==> wip/violet: inputs <==
==> flow/design.v <==
`default_nettype none
module organ_tone (
    input  logic        clk,
    input  logic        rst,
    input  logic [3:0]  SW,
    output logic        tone,
    output logic [15:0] lcd_freq
);
logic newclock;  
logic reset;  
logic [31:0]d;  
logic [31:0]desiredfreq;  
logic [23:0] LcdDisplay;  
logic [31:0] ScopeInfoB;  
getdesiredfreq getfreq (.clk(clk), .SW(SW[3:1]),.desiredfreq(desiredfreq),
.LcdDisplay(LcdDisplay),.LcdinfoDisplay(lcd_freq),.ScopeInfoB(ScopeInfoB));
counter counter1(.clk(clk), .reset(reset | rst), .Q(d));
clockdiv clockdiv1(.d(d),.desiredfreq(desiredfreq),.clk(clk),.rst(rst),.reset(reset),.newclock(newclock));
mux2 mux (.a(newclock), .b(1'b0),.sel(SW[0]),.out(tone));
endmodule
module counter(input logic clk, input logic reset, output logic [31:0] Q);
always_ff @ (posedge (clk))
begin 
	if (reset)
		begin
		Q<=32'b1;
		end
	else
		Q<=Q+32'b1;
end
endmodule
module clockdiv (input logic [31:0] d,input logic [31:0] desiredfreq,input logic clk, input logic rst, output logic reset, output logic newclock);
always_ff @ (posedge (clk))
begin
	if (rst)
		begin
		newclock<=1'b0;
		reset<=1'b0;
		end
	else if (d==((32'd25000000/(desiredfreq))-32'd1))
		begin
		newclock<=1'b1;
		end
	else if (d>=((32'd50000000/(desiredfreq))-32'b1))
		begin
		newclock<=1'b0;
		reset<=1'b1;
		end
	else
		begin
		newclock<= newclock;
		reset<=1'b0;
		end
end
endmodule
module getdesiredfreq (
input logic clk, 
input logic [2:0] SW,
output logic [31:0] desiredfreq, 
output logic [23:0] LcdDisplay,
output logic [15:0] LcdinfoDisplay,
output logic [31:0] ScopeInfoB);
parameter character_0 =8'h30;
parameter character_1 =8'h31;
parameter character_2 =8'h32;
parameter character_3 =8'h33;
parameter character_4 =8'h34;
parameter character_5 =8'h35;
parameter character_6 =8'h36;
parameter character_7 =8'h37;
parameter character_8 =8'h38;
parameter character_9 =8'h39;
parameter character_A =8'h41;
parameter character_B =8'h42;
parameter character_C =8'h43;
parameter character_D =8'h44;
parameter character_E =8'h45;
parameter character_F =8'h46;
parameter character_G =8'h47;
parameter character_H =8'h48;
parameter character_I =8'h49;
parameter character_J =8'h4A;
parameter character_K =8'h4B;
parameter character_L =8'h4C;
parameter character_M =8'h4D;
parameter character_N =8'h4E;
parameter character_O =8'h4F;
parameter character_P =8'h50;
parameter character_Q =8'h51;
parameter character_R =8'h52;
parameter character_S =8'h53;
parameter character_T =8'h54;
parameter character_U =8'h55;
parameter character_V =8'h56;
parameter character_W =8'h57;
parameter character_X =8'h58;
parameter character_Y =8'h59;
parameter character_Z =8'h5A;
parameter character_lowercase_a= 8'h61;
parameter character_lowercase_b= 8'h62;
parameter character_lowercase_c= 8'h63;
parameter character_lowercase_d= 8'h64;
parameter character_lowercase_e= 8'h65;
parameter character_lowercase_f= 8'h66;
parameter character_lowercase_g= 8'h67;
parameter character_lowercase_h= 8'h68;
parameter character_lowercase_i= 8'h69;
parameter character_lowercase_j= 8'h6A;
parameter character_lowercase_k= 8'h6B;
parameter character_lowercase_l= 8'h6C;
parameter character_lowercase_m= 8'h6D;
parameter character_lowercase_n= 8'h6E;
parameter character_lowercase_o= 8'h6F;
parameter character_lowercase_p= 8'h70;
parameter character_lowercase_q= 8'h71;
parameter character_lowercase_r= 8'h72;
parameter character_lowercase_s= 8'h73;
parameter character_lowercase_t= 8'h74;
parameter character_lowercase_u= 8'h75;
parameter character_lowercase_v= 8'h76;
parameter character_lowercase_w= 8'h77;
parameter character_lowercase_x= 8'h78;
parameter character_lowercase_y= 8'h79;
parameter character_lowercase_z= 8'h7A;
parameter character_colon = 8'h3A;           
parameter character_stop = 8'h2E;            
parameter character_semi_colon = 8'h3B;    
parameter character_minus = 8'h2D;          
parameter character_divide = 8'h2F;          
parameter character_plus = 8'h2B;           
parameter character_comma = 8'h2C;           
parameter character_less_than = 8'h3C;     
parameter character_greater_than = 8'h3E;  
parameter character_equals = 8'h3D;          
parameter character_question = 8'h3F;       
parameter character_dollar = 8'h24;          
parameter character_space=8'h20;            
parameter character_exclaim=8'h21;           
always_comb
	case(SW[2:0])
	3'b000: 
		begin
		desiredfreq=32'd523; 
		LcdDisplay={character_D,character_O,character_space}; 
		LcdinfoDisplay=16'h0523;
		ScopeInfoB={character_S,character_0,character_0,character_0};
		end
	3'b001: 
		begin 
		desiredfreq=32'd587; 
		LcdDisplay={character_R,character_E,character_space}; 
		LcdinfoDisplay=16'h0587;
		ScopeInfoB={character_S,character_0,character_0,character_1};
		end
	3'b010: 
		begin 
		desiredfreq=32'd659; 
		LcdDisplay={character_M, character_E,character_space}; 
		LcdinfoDisplay=16'h0659;
		ScopeInfoB={character_S,character_0,character_1,character_0};
		end
	3'b011: 
		begin 
		desiredfreq=32'd698; 
		LcdDisplay={character_F, character_A,character_space}; 
		LcdinfoDisplay=16'h0698;
		ScopeInfoB={character_S,character_0,character_1,character_1};
		end
	3'b100: 
		begin 
		desiredfreq=32'd783; 
		LcdDisplay={character_S, character_O,character_space}; 
		LcdinfoDisplay=16'h0783;
		ScopeInfoB={character_S,character_1,character_0,character_0};
		end
	3'b101: 
		begin 
		desiredfreq=32'd880; 
		LcdDisplay={character_L, character_A,character_space}; 
		LcdinfoDisplay=16'h0880;
		ScopeInfoB={character_S,character_1,character_0,character_1};
		end
	3'b110: 
		begin 
		desiredfreq=32'd987; 
		LcdDisplay={character_T, character_I,character_space};
		LcdinfoDisplay=16'h0987;
		ScopeInfoB={character_S,character_1,character_1,character_0};
		end
	3'b111: 
		begin 
		desiredfreq=32'd1046; 
		LcdDisplay={character_D, character_O, character_2};
		LcdinfoDisplay=16'h1046;
		ScopeInfoB={character_S,character_1,character_1,character_1};
		end
	default:
		begin 
		desiredfreq=32'd1000; 
		LcdDisplay={character_N, character_O,character_space};		
		LcdinfoDisplay=16'h1000;
		ScopeInfoB={character_S,character_lowercase_z,character_lowercase_z,character_lowercase_z};
		end 
	endcase
endmodule
module mux2 (input logic a, input logic b, input logic sel, output logic out);
assign out=sel?a:b;
endmodule
==> flow/run.sh <==
#!/bin/bash
# the make line also repeats each setting of config.mk as NAME=value (left out here)
make -C /OpenROAD-flow-scripts/flow DESIGN_CONFIG=/design/flow/config.mk WORK_HOME=/design/flow/orfs CLKGATE_MAP_FILE= finish
==> flow/config.mk <==
export PLATFORM = sky130hd
export DESIGN_NAME = organ_tone
export DESIGN_NICKNAME = organ_tone
export VERILOG_FILES = /design/flow/design.v
export SDC_FILE = /design/flow/constraint.sdc
export NUM_CORES = 4
export LEC_CHECK = 0
export ABC_AREA = 1
export CAP_MARGIN = 20
export CORE_MARGIN = 2
export CORE_UTILIZATION = 72
export CTS_CLUSTER_DIAMETER = 232
export PLACE_DENSITY_LB_ADDON = 0.2
export SETUP_SLACK_MARGIN = 2.43
export SLEW_MARGIN = 20
==> flow/constraint.sdc <==
create_clock -name core_clock -period 80.4 [get_ports {clk}]
set_input_delay 16.0800 -clock core_clock [delete_from_list [all_inputs] [get_ports {clk}]]
set_output_delay 16.0800 -clock core_clock [all_outputs]
set_load 0.01 [all_outputs]
==> inputs of wip/raven, as changes to wip/violet <==
Settings changed: ABC_AREA 1 to default, CORE_ASPECT_RATIO from default to 1.93, CORE_UTILIZATION 72 to 59, CTS_CLUSTER_DIAMETER 232 to 381, CTS_CLUSTER_SIZE from default to 65, PLACE_DENSITY_LB_ADDON 0.2 to default, SETUP_SLACK_MARGIN 2.43 to default.
==> flow/constraint.sdc (replaced) <==
create_clock -name core_clock -period 100.0 [get_ports {clk}]
set_input_delay 20.0000 -clock core_clock [delete_from_list [all_inputs] [get_ports {clk}]]
set_output_delay 20.0000 -clock core_clock [all_outputs]
set_load 0.01 [all_outputs]
==> inputs of wip/fjord, as changes to wip/violet <==
Settings changed: ABC_AREA 1 to default, CORE_UTILIZATION 72 to 40, CTS_CLUSTER_DIAMETER 232 to default, PLACE_DENSITY_LB_ADDON 0.2 to default, SETUP_SLACK_MARGIN 2.43 to default.
==> flow/constraint.sdc (replaced) <==
create_clock -name core_clock -period 100.0 [get_ports {clk}]
set_input_delay 20.0000 -clock core_clock [delete_from_list [all_inputs] [get_ports {clk}]]
set_output_delay 20.0000 -clock core_clock [all_outputs]
set_load 0.01 [all_outputs]
==> inputs of wip/quartz, as changes to wip/violet <==
Settings changed: ABC_AREA 1 to default, CORE_UTILIZATION 72 to 56, CTS_CLUSTER_DIAMETER 232 to default, PLACE_DENSITY_LB_ADDON 0.2 to default, SETUP_SLACK_MARGIN 2.43 to default.
==> flow/constraint.sdc (replaced) <==
create_clock -name core_clock -period 70.7 [get_ports {clk}]
set_input_delay 14.1400 -clock core_clock [delete_from_list [all_inputs] [get_ports {clk}]]
set_output_delay 14.1400 -clock core_clock [all_outputs]
set_load 0.01 [all_outputs]
==> results <==
Result of the run: wip/raven no timing/DRC/antenna violations; wip/violet no timing/DRC/antenna violations; wip/fjord no timing/DRC/antenna violations; wip/quartz failed layout checks
Reasons for failing layout checks: wip/raven -; wip/violet -; wip/fjord -; wip/quartz setup timing
Final RePlAce weighted congestion: wip/raven 1.105; wip/violet 1.171; wip/fjord 0.9928; wip/quartz 1.141
Die y size: wip/raven 413.5 um; wip/violet 278.2 um; wip/fjord 362.0 um; wip/quartz 306.6 um
Worst hold path startpoint: wip/raven clockdiv1.reset$_SDFFE_PP0N_; wip/violet counter1.Q[0]$_SDFF_PP1_; wip/fjord clockdiv1.reset$_SDFFE_PP0N_; wip/quartz counter1.Q[22]$_SDFF_PP0_
GRT met3 Usage: wip/raven 0.1754; wip/violet 0.1335; wip/fjord 0.04321; wip/quartz 0.1367
Arrival time of the worst setup path: wip/raven 96380 ps; wip/violet 74730 ps; wip/fjord 95260 ps; wip/quartz 73360 ps
Post-CTS Repair Setup Buffers: wip/raven 1; wip/violet 0; wip/fjord 0; wip/quartz 101
Proportion of cell area occupied by multi-input gates: wip/raven 0.9173; wip/violet 0.8368; wip/fjord 0.9100; wip/quartz 0.7222
Number of tap cells added at floorplan: wip/raven 1140; wip/violet 969; wip/fjord 1662; wip/quartz 1176
Final Cell Area: wip/raven 52770 um2; wip/violet 55400 um2; wip/fjord 53060 um2; wip/quartz 71300 um2
Worst slew pin tran: wip/raven 1346 ps; wip/violet 1004 ps; wip/fjord 1103 ps; wip/quartz 1203 ps
Cell Rows: wip/raven 150; wip/violet 100; wip/fjord 131; wip/quartz 110
Fraction of the core area covered by cells at the end of the flow: wip/raven 0.6113; wip/violet 0.7442; wip/fjord 0.4167; wip/quartz 0.7885
Number of multi-input logic gates: wip/raven 6806; wip/violet 7987; wip/fjord 6805; wip/quartz 6805
Insertion delay at the late pin of the worst-skew pair: wip/raven 280 ps; wip/violet 280 ps; wip/fjord 300 ps; wip/quartz 290 ps
Proportion of final cell area spent on non-clock buffers: wip/raven 0.02601; wip/violet 0.02408; wip/fjord 0.02165; wip/quartz 0.2354
WL met3: wip/raven 23930 um; wip/violet 31100 um; wip/fjord 19450 um; wip/quartz 34000 um
Seq/Total Area, Yosys: wip/raven 0.01328; wip/violet 0.01257; wip/fjord 0.01328; wip/quartz 0.01328
Post-cts sizing count: wip/raven 12; wip/violet 0; wip/fjord 4; wip/quartz 167

---

==> 10-23: inputs <==
// organ_tone: RTL as listed in full above, without the edits since
==> flow/config.mk <==
export PLATFORM = sky130hd
export DESIGN_NAME = organ_tone
export DESIGN_NICKNAME = organ_tone
export VERILOG_FILES = /design/flow/design.v
export SDC_FILE = /design/flow/constraint.sdc
export NUM_CORES = 4
export LEC_CHECK = 0
export ABC_AREA = 1
export CAP_MARGIN = 20
export CORE_MARGIN = 2
export CORE_UTILIZATION = 58
export CTS_CLUSTER_DIAMETER = 362
export SLEW_MARGIN = 20
==> flow/constraint.sdc <==
create_clock -name core_clock -period 57.6 [get_ports {clk}]
set_input_delay 11.5200 -clock core_clock [delete_from_list [all_inputs] [get_ports {clk}]]
set_output_delay 11.5200 -clock core_clock [all_outputs]
set_load 0.01 [all_outputs]
run.sh (not shown) runs the stock make flow with config.mk's settings and CLKGATE_MAP_FILE=.
==> 09-15: changes against 10-23 <==
--- a/flow/config.mk
+++ b/flow/config.mk
@@ -8,6 +8,8 @@
 export ABC_AREA = 1
 export CAP_MARGIN = 20
 export CORE_MARGIN = 2
-export CORE_UTILIZATION = 58
-export CTS_CLUSTER_DIAMETER = 362
+export CORE_UTILIZATION = 71
+export CTS_CLUSTER_DIAMETER = 219
+export MAX_ROUTING_LAYER = met4
+export PLACE_DENSITY = 0.63
 export SLEW_MARGIN = 20
==> flow/constraint.sdc (replaced) <==
create_clock -name core_clock -period 70.5 [get_ports {clk}]
set_input_delay 14.1000 -clock core_clock [delete_from_list [all_inputs] [get_ports {clk}]]
set_output_delay 14.1000 -clock core_clock [all_outputs]
set_load 0.01 [all_outputs]
==> 08-26: changes against 10-23 <==
==> flow/config.mk (replaced) <==
export PLATFORM = sky130hd
export DESIGN_NAME = organ_tone
export DESIGN_NICKNAME = organ_tone
export VERILOG_FILES = /design/flow/design.v
export SDC_FILE = /design/flow/constraint.sdc
export NUM_CORES = 4
export LEC_CHECK = 0
export CAP_MARGIN = 40
export CORE_ASPECT_RATIO = 0.5
export CORE_MARGIN = 2
export CORE_UTILIZATION = 40
export GPL_ROUTABILITY_DRIVEN = 0
export MAX_ROUTING_LAYER = met5
export SLEW_MARGIN = 20
export TNS_END_PERCENT = 15
==> flow/constraint.sdc (replaced) <==
create_clock -name core_clock -period 88.2 [get_ports {clk}]
set_input_delay 17.6400 -clock core_clock [delete_from_list [all_inputs] [get_ports {clk}]]
set_output_delay 17.6400 -clock core_clock [all_outputs]
set_load 0.01 [all_outputs]
==> notes <==
09-15 ran to the end with no violations. 08-26 passed the timing, design-rule and antenna checks. 10-23 did not get past global routing, error GRT-0232.
In 08-26 the area after synthesis is lower than in 09-15, by about 5%.
Die size: 09-15 < 10-23 < 08-26.
Of 09-15 and 08-26, 09-15 has the higher wire length (gap 1.1%, measured against 08-26).
Against 08-26, the final area of 09-15 is larger by about 3.6%.

---

==> inputs of exp/fjord <==
RTL: the design.v shown in full above, as it stands there.
make LEC_CHECK=0 ABC_AREA=1 CAP_MARGIN=0 CORE_MARGIN=2 CORE_UTILIZATION=72 CTS_CLUSTER_DIAMETER=138 SLEW_MARGIN=20 finish   # period 70.5 ns
==> inputs of exp/harbor, as changes to exp/fjord <==
- ABC_AREA: 1 -> not set
- CAP_MARGIN: 0 -> 20
- CORE_UTILIZATION: 72 -> 26
- CTS_CLUSTER_DIAMETER: 138 -> not set
- CTS_CLUSTER_SIZE: not set -> 36
- GPL_TIMING_DRIVEN: not set -> 1
==> flow/constraint.sdc (replaced) <==
create_clock -name core_clock -period 100.0 [get_ports {clk}]
set_input_delay 20.0000 -clock core_clock [delete_from_list [all_inputs] [get_ports {clk}]]
set_output_delay 20.0000 -clock core_clock [all_outputs]
set_load 0.01 [all_outputs]
==> impl_metrics.json <==
{
  "outcome": "no timing/DRC/antenna violations",
  "crit_slowest_cell": "or4_1",
  "ys_sh_xor": 0.0994,
  "crit_fanout": 29,
  "top_area_frac": 0.114,
  "drtIter0Drc": 6208,
  "holdPathEnd": "clockdiv1.reset$_SDFFE_PP0N_",
  "grtUsageMet1": 0.280,
  "netlist_logic_family_top": "AND-OR/OR-AND gates",
  "met3_usage": 0.0262,
  "ys_sh_mux": 0.0489,
  "die.size.y_um": 448
}
The numbers above come from exp/harbor.

==> impl_metrics.json <==
{
  "grtUsageMet1": 0.590,
  "top_area_frac": 0.179,
  "ys_sh_mux": 0.00113,
  "outcome": "no timing/DRC/antenna violations",
  "netlist_logic_family_top": "simple AND/OR/NAND/NOR gates",
  "crit_fanout": 19,
  "die.size.y_um": 278,
  "ys_sh_xor": 0.0606,
  "final-clk-cell-share": 0.00260,
  "crit_slowest_cell": "nor3_1",
  "met3_usage": 0.144,
  "drtIter0Drc": 9160,
  "holdPathEnd": "counter1.Q[0]$_SDFF_PP1_"
}
The numbers above come from exp/fjord.

